==> run a <==
==> flow/design.v <==
module DCT_Component (
    input clk,
    input reset,
    input [3:0] address,
    input signed [31:0] writedata,
    input write,
    input read,
    input chipselect,
    output reg signed [31:0] readdata
);
    parameter signed [31:0] c1 = 1420;
    parameter signed [31:0] c2 = 1338;
    parameter signed [31:0] c3 = 1204;
    parameter signed [31:0] c5 = 805;
    parameter signed [31:0] c6 = 554;
    parameter signed [31:0] c7 = 283;
    parameter s1 = 3;
    parameter s2 = 10;
    parameter s3 = 13; 
    reg signed [31:0] data1, data2, data3, data4, data5, data6, data7, data8;
    wire signed [31:0] result1, result2, result3, result4, result5, result6, result7, result8;
    wire signed [31:0] result1_, result2_, result3_, result4_, result5_, result6_, result7_, result8_;
    wire signed [31:0] x0, x1, x2, x3, x4, x5, x6, x7, x8;
    wire signed [31:0] x5_out, x8_out, x7_out;
    DCT_Stage1 stage1(
        .data1(data1), .data2(data2), .data3(data3), .data4(data4),
        .data5(data5), .data6(data6), .data7(data7), .data8(data8),
        .x0(x0), .x1(x1), .x2(x2), .x3(x3), .x5(x5), .x6(x6), .x7(x7), .x8(x8)
    );
    DCT_Stage2 stage2(
        .x8(x8), .x5(x5), .x7(x7), .x6(x6),
        .x4(x4), .x5_out(x5_out), .x8_out(x8_out), .x7_out(x7_out)
    );
    DCT_Stage3 stage3(
        .x4(x4), .x5_out(x5_out),
        .result1(result1), .result5(result5)
    );
    DCT_Stage3Col stage3col(
        .x4(x4), .x5_out(x5_out),
        .result1_(result1_), .result5_(result5_)
    );
    DCT_Stage4 stage4(
        .x0(x0), .x1(x1), .x2(x2), .x3(x3), .x8_out(x8_out), .x7_out(x7_out),
        .result3(result3), .result7(result7), .result8(result8), .result6(result6), .result4(result4), .result2(result2)
    );
    DCT_Stage4Col stage4col(
        .x0(x0), .x1(x1), .x2(x2), .x3(x3), .x8_out(x8_out), .x7_out(x7_out),
        .result3_(result3_), .result7_(result7_), .result8_(result8_), .result6_(result6_), .result4_(result4_), .result2_(result2_)
    );
    always @(posedge clk or posedge reset) begin
        if (reset) begin
            data1 <= 0;
            data2 <= 0;
            data3 <= 0;
            data4 <= 0;
            data5 <= 0;
            data6 <= 0;
            data7 <= 0;
            data8 <= 0;
            readdata <= 0;
        end else begin
            if (write && chipselect) begin
                case (address)
                    4'b0000: data1 <= writedata;
                    4'b0001: data2 <= writedata;
                    4'b0010: data3 <= writedata;
                    4'b0011: data4 <= writedata;
                    4'b0100: data5 <= writedata;
                    4'b0101: data6 <= writedata;
                    4'b0110: data7 <= writedata;
                    4'b0111: data8 <= writedata;
                endcase
            end
            if (read && chipselect) begin
                case (address)
                    4'b0000: readdata <= result1;
                    4'b0001: readdata <= result2;
                    4'b0010: readdata <= result3;
                    4'b0011: readdata <= result4;
                    4'b0100: readdata <= result5;
                    4'b0101: readdata <= result6;
                    4'b0110: readdata <= result7;
                    4'b0111: readdata <= result8;
                    4'b1000: readdata <= result1_;
                    4'b1001: readdata <= result2_;
                    4'b1010: readdata <= result3_;
                    4'b1011: readdata <= result4_;
                    4'b1100: readdata <= result5_;
                    4'b1101: readdata <= result6_;
                    4'b1110: readdata <= result7_;
                    4'b1111: readdata <= result8_;
                endcase
            end
        end
    end
defparam stage4.c1 = c1;
defparam stage4.c2 = c2;
defparam stage4.c3 = c3;
defparam stage4.c5 = c5;
defparam stage4.c6 = c6;
defparam stage4.c7 = c7;
defparam stage4.s1 = s1;
defparam stage4.s2 = s2;
defparam stage4.s3 = s3;
defparam stage4col.c1 = c1;
defparam stage4col.c2 = c2;
defparam stage4col.c3 = c3;
defparam stage4col.c5 = c5;
defparam stage4col.c6 = c6;
defparam stage4col.c7 = c7;
defparam stage4col.s1 = s1;
defparam stage4col.s2 = s2;
defparam stage4col.s3 = s3;
defparam stage3col.s1 = s1;
defparam stage3col.s2 = s2;
defparam stage3col.s3 = s3;
endmodule
module DCT_Stage1(
    input signed [31:0] data1, data2, data3, data4, data5, data6, data7, data8,
    output reg signed [31:0] x0, x1, x2, x3, x5, x6, x7, x8
);
    always @(*) begin
        x8 = data1 + data8;
        x0 = data1 - data8;
        x7 = data2 + data7;
        x1 = data2 - data7;
        x6 = data3 + data6;
        x2 = data3 - data6;
        x5 = data4 + data5;
        x3 = data4 - data5;
    end
endmodule
module DCT_Stage2(
    input signed [31:0] x8, x5, x7, x6,
    output reg signed [31:0] x4, x5_out, x8_out, x7_out
);
    always @(*) begin
        x4 = x8 + x5;
        x8_out = x8 - x5;
        x5_out = x7 + x6;
        x7_out = x7 - x6;
    end
endmodule
module DCT_Stage3(
    input signed [31:0] x4, x5_out,
    output reg signed [31:0] result1, result5
);
    always @(*) begin
        result1 = x4 + x5_out;
        result5 = x4 - x5_out;
    end
endmodule
module DCT_Stage3Col(
    input signed [31:0] x4, x5_out,
    output reg signed [31:0] result1_, result5_
);
    parameter s1 = 3;
    parameter s2 = 10;
    parameter s3 = 13; 
    always @(*) begin
        result1_ = (x4 + x5_out) >>> s1;
        result5_ = (x4 - x5_out) >>> s1;
    end
endmodule
module DCT_Stage4(
    input signed [31:0] x0, x1, x2, x3, x8_out, x7_out,
    output reg signed [31:0] result3, result7, result8, result6, result4, result2
);
    parameter signed [31:0] c1 = 1420;
    parameter signed [31:0] c2 = 1338;
    parameter signed [31:0] c3 = 1204;
    parameter signed [31:0] c5 = 805;
    parameter signed [31:0] c6 = 554;
    parameter signed [31:0] c7 = 283;
    parameter s1 = 3;
    parameter s2 = 10;
    parameter s3 = 13; 
    always @(*) begin
        result3 = (x8_out * c2 + x7_out * c6) >>> s2;
        result7 = (x8_out * c6 - x7_out * c2) >>> s2;
        result8 = (x0 * c7 - x1 * c5 + x2 * c3 - x3 * c1) >>> s2;
        result6 = (x0 * c5 - x1 * c1 + x2 * c7 + x3 * c3) >>> s2;
        result4 = (x0 * c3 - x1 * c7 - x2 * c1 - x3 * c5) >>> s2;
        result2 = (x0 * c1 + x1 * c3 + x2 * c5 + x3 * c7) >>> s2;
    end
endmodule
module DCT_Stage4Col(
    input signed [31:0] x0, x1, x2, x3, x8_out, x7_out,
    output reg signed [31:0] result3_, result7_, result8_, result6_, result4_, result2_
);
    parameter signed [31:0] c1 = 1420;
    parameter signed [31:0] c2 = 1338;
    parameter signed [31:0] c3 = 1204;
    parameter signed [31:0] c5 = 805;
    parameter signed [31:0] c6 = 554;
    parameter signed [31:0] c7 = 283;
    parameter s1 = 3;
    parameter s2 = 10;
    parameter s3 = 13; 
    always @(*) begin
        result3_ = (x8_out * c2 + x7_out * c6) >>> s3;
        result7_ = (x8_out * c6 - x7_out * c2) >>> s3;
        result8_ = (x0 * c7 - x1 * c5 + x2 * c3 - x3 * c1) >>> s3;
        result6_ = (x0 * c5 - x1 * c1 + x2 * c7 + x3 * c3) >>> s3;
        result4_ = (x0 * c3 - x1 * c7 - x2 * c1 - x3 * c5) >>> s3;
        result2_ = (x0 * c1 + x1 * c3 + x2 * c5 + x3 * c7) >>> s3;
    end
endmodule
module DCT_Custom_Instruction(clk,
                              reset,
                              dataa,
                              n,
                              clk_en,
                              start,
							                done,
                              result);
parameter c1 = 1420;
parameter c2 = 1338;
parameter c3 = 1204;
parameter c5 = 805;
parameter c6 = 554;
parameter c7 = 283;
parameter s1 = 3;
parameter s2 = 10;
parameter s3 = 13;   
  input clk;
  input reset;
  input signed [31:0] dataa;  
  input [4:0] n;
  input clk_en;
  input start;
  output done;
  output signed [31:0] result;
  wire [3:0] address;
  wire write;
  wire read;
  reg done_delay;
  assign write = (n<8);
  assign read = (n>7);
 assign address = (n == 1) ? 4'b0001 :
                   (n == 2) ? 4'b0010 :
                   (n == 3) ? 4'b0011 :
                   (n == 4) ? 4'b0100 :
                   (n == 5) ? 4'b0101 :
                   (n == 6) ? 4'b0110 :
                   (n == 7) ? 4'b0111 :
                   (n == 8) ? 4'b0000 :
                   (n == 9) ? 4'b0001 :
                   (n == 10) ? 4'b0010 :
                   (n == 11) ? 4'b0011 :
                   (n == 12) ? 4'b0100 :
                   (n == 13) ? 4'b0101 :
                   (n == 14) ? 4'b0110 :
                   (n == 15) ? 4'b0111 :
                   (n == 16) ? 4'b1000 :
                   (n == 17) ? 4'b1001 :
                   (n == 18) ? 4'b1010 :
                   (n == 19) ? 4'b1011 :
                   (n == 20) ? 4'b1100 :
                   (n == 21) ? 4'b1101 :
                   (n == 22) ? 4'b1110 :
                   (n == 23) ? 4'b1111 : 4'b0000;
  assign done = (n>7)? done_delay : start;
  always @ (posedge clk or posedge reset)
  begin
  if (reset)
		done_delay <= 0;
  else
		done_delay <= start & read;
  end
  DCT_Component wrapper_wiring(.clk(clk),
                               .reset(reset),
                               .address(address),
                               .writedata(dataa),
                               .write(write & start),
                               .read(read),
                               .chipselect(clk_en),
                               .readdata(result));
defparam wrapper_wiring.c1 = c1;
defparam wrapper_wiring.c2 = c2;
defparam wrapper_wiring.c3 = c3;
defparam wrapper_wiring.c5 = c5;
defparam wrapper_wiring.c6 = c6;
defparam wrapper_wiring.c7 = c7;
defparam wrapper_wiring.s1 = s1;
defparam wrapper_wiring.s2 = s2;
defparam wrapper_wiring.s3 = s3;
endmodule
==> flow/run.sh <==
#!/bin/bash
# the make line also repeats each setting of config.mk as NAME=value (left out here)
make -C /OpenROAD-flow-scripts/flow DESIGN_CONFIG=/design/flow/config.mk WORK_HOME=/design/flow/orfs CLKGATE_MAP_FILE= finish
==> flow/config.mk <==
export PLATFORM = sky130hd
export DESIGN_NAME = DCT_Custom_Instruction
export DESIGN_NICKNAME = DCT_Custom_Instruction
export VERILOG_FILES = /design/flow/design.v
export SDC_FILE = /design/flow/constraint.sdc
export NUM_CORES = 4
export LEC_CHECK = 0
export ABC_AREA = 1
export CAP_MARGIN = 5
export CORE_MARGIN = 2
export CORE_UTILIZATION = 68
export CTS_CLUSTER_DIAMETER = 290
export CTS_CLUSTER_SIZE = 37
export SETUP_SLACK_MARGIN = -0.74
export SLEW_MARGIN = 20
==> flow/constraint.sdc <==
create_clock -name core_clock -period 8.83 [get_ports {clk}]
set_input_delay 1.7660 -clock core_clock [delete_from_list [all_inputs] [get_ports {clk}]]
set_output_delay 1.7660 -clock core_clock [all_outputs]
set_load 0.01 [all_outputs]
==> run b (differences from run a) <==
Settings changed: ABC_AREA 1 to unset, CAP_MARGIN 5 to 20, CORE_UTILIZATION 68 to 72, CTS_CLUSTER_DIAMETER 290 to unset, CTS_CLUSTER_SIZE 37 to unset, MAX_ROUTING_LAYER set to met4, PLACE_DENSITY_LB_ADDON set to 0.01, SETUP_SLACK_MARGIN -0.74 to 3.08, TNS_END_PERCENT set to 40.
==> flow/constraint.sdc (replaced) <==
create_clock -name core_clock -period 14.9 [get_ports {clk}]
set_input_delay 2.9800 -clock core_clock [delete_from_list [all_inputs] [get_ports {clk}]]
set_output_delay 2.9800 -clock core_clock [all_outputs]
set_load 0.01 [all_outputs]
==> notes <==
Run a ended with an error in global routing (5_1_grt). Run b finished with timing, DRC and antenna clean. Of run a and run b, run a has the higher area after synthesis (gap about 4.4%, measured against run b). Synthesized cell count: run b is smaller than run a (about 16%). Die size: run b is smaller than run a (about 9%).
==> figures <==
|  | run b | run a |
|---|---|---|
| Status | timing/DRC/antenna clean | did not finish |
| Stage where the flow stopped | - | global routing (5_1_grt) |
| FP Core Util | 72.4% | 68.6% |
| Total standard cell area after synthesis | 118000 µm² | 123000 µm² |
| AND/OR/NAND/NOR Cells, Area Fraction | 7.31% | 12.5% |
| Die area | 167000 µm² | 184000 µm² |
| Placed instance area | 124000 µm² | 156000 µm² |
| Adder-cell share of the synthesized area | 55.3% | 52.9% |
| Row cnt | 148 | 155 |
| Number of post-CTS setup repair buffers | 63 | 69 |
| Post-synthesis net count | 16800 | 19100 |
| Number of standard cells reported by yosys | 12600 | 15000 |
| Total placed cells including tap cells | 15000 | 21100 |
| Count of different cell masters after synthesis | 101 | 79 |
| Core Region | 163000 µm² | 179000 µm² |
| Num CTS Buffers | 35 | 11 |
| Post-detailed-placement half-perimeter wirelength | 389000 µm | 483000 µm |
| # H-tree levels | 2 | 1 |
| Die Width | 408 µm | 429 µm |
| Chip Area, Yosys | 118000 µm² | 123000 µm² |
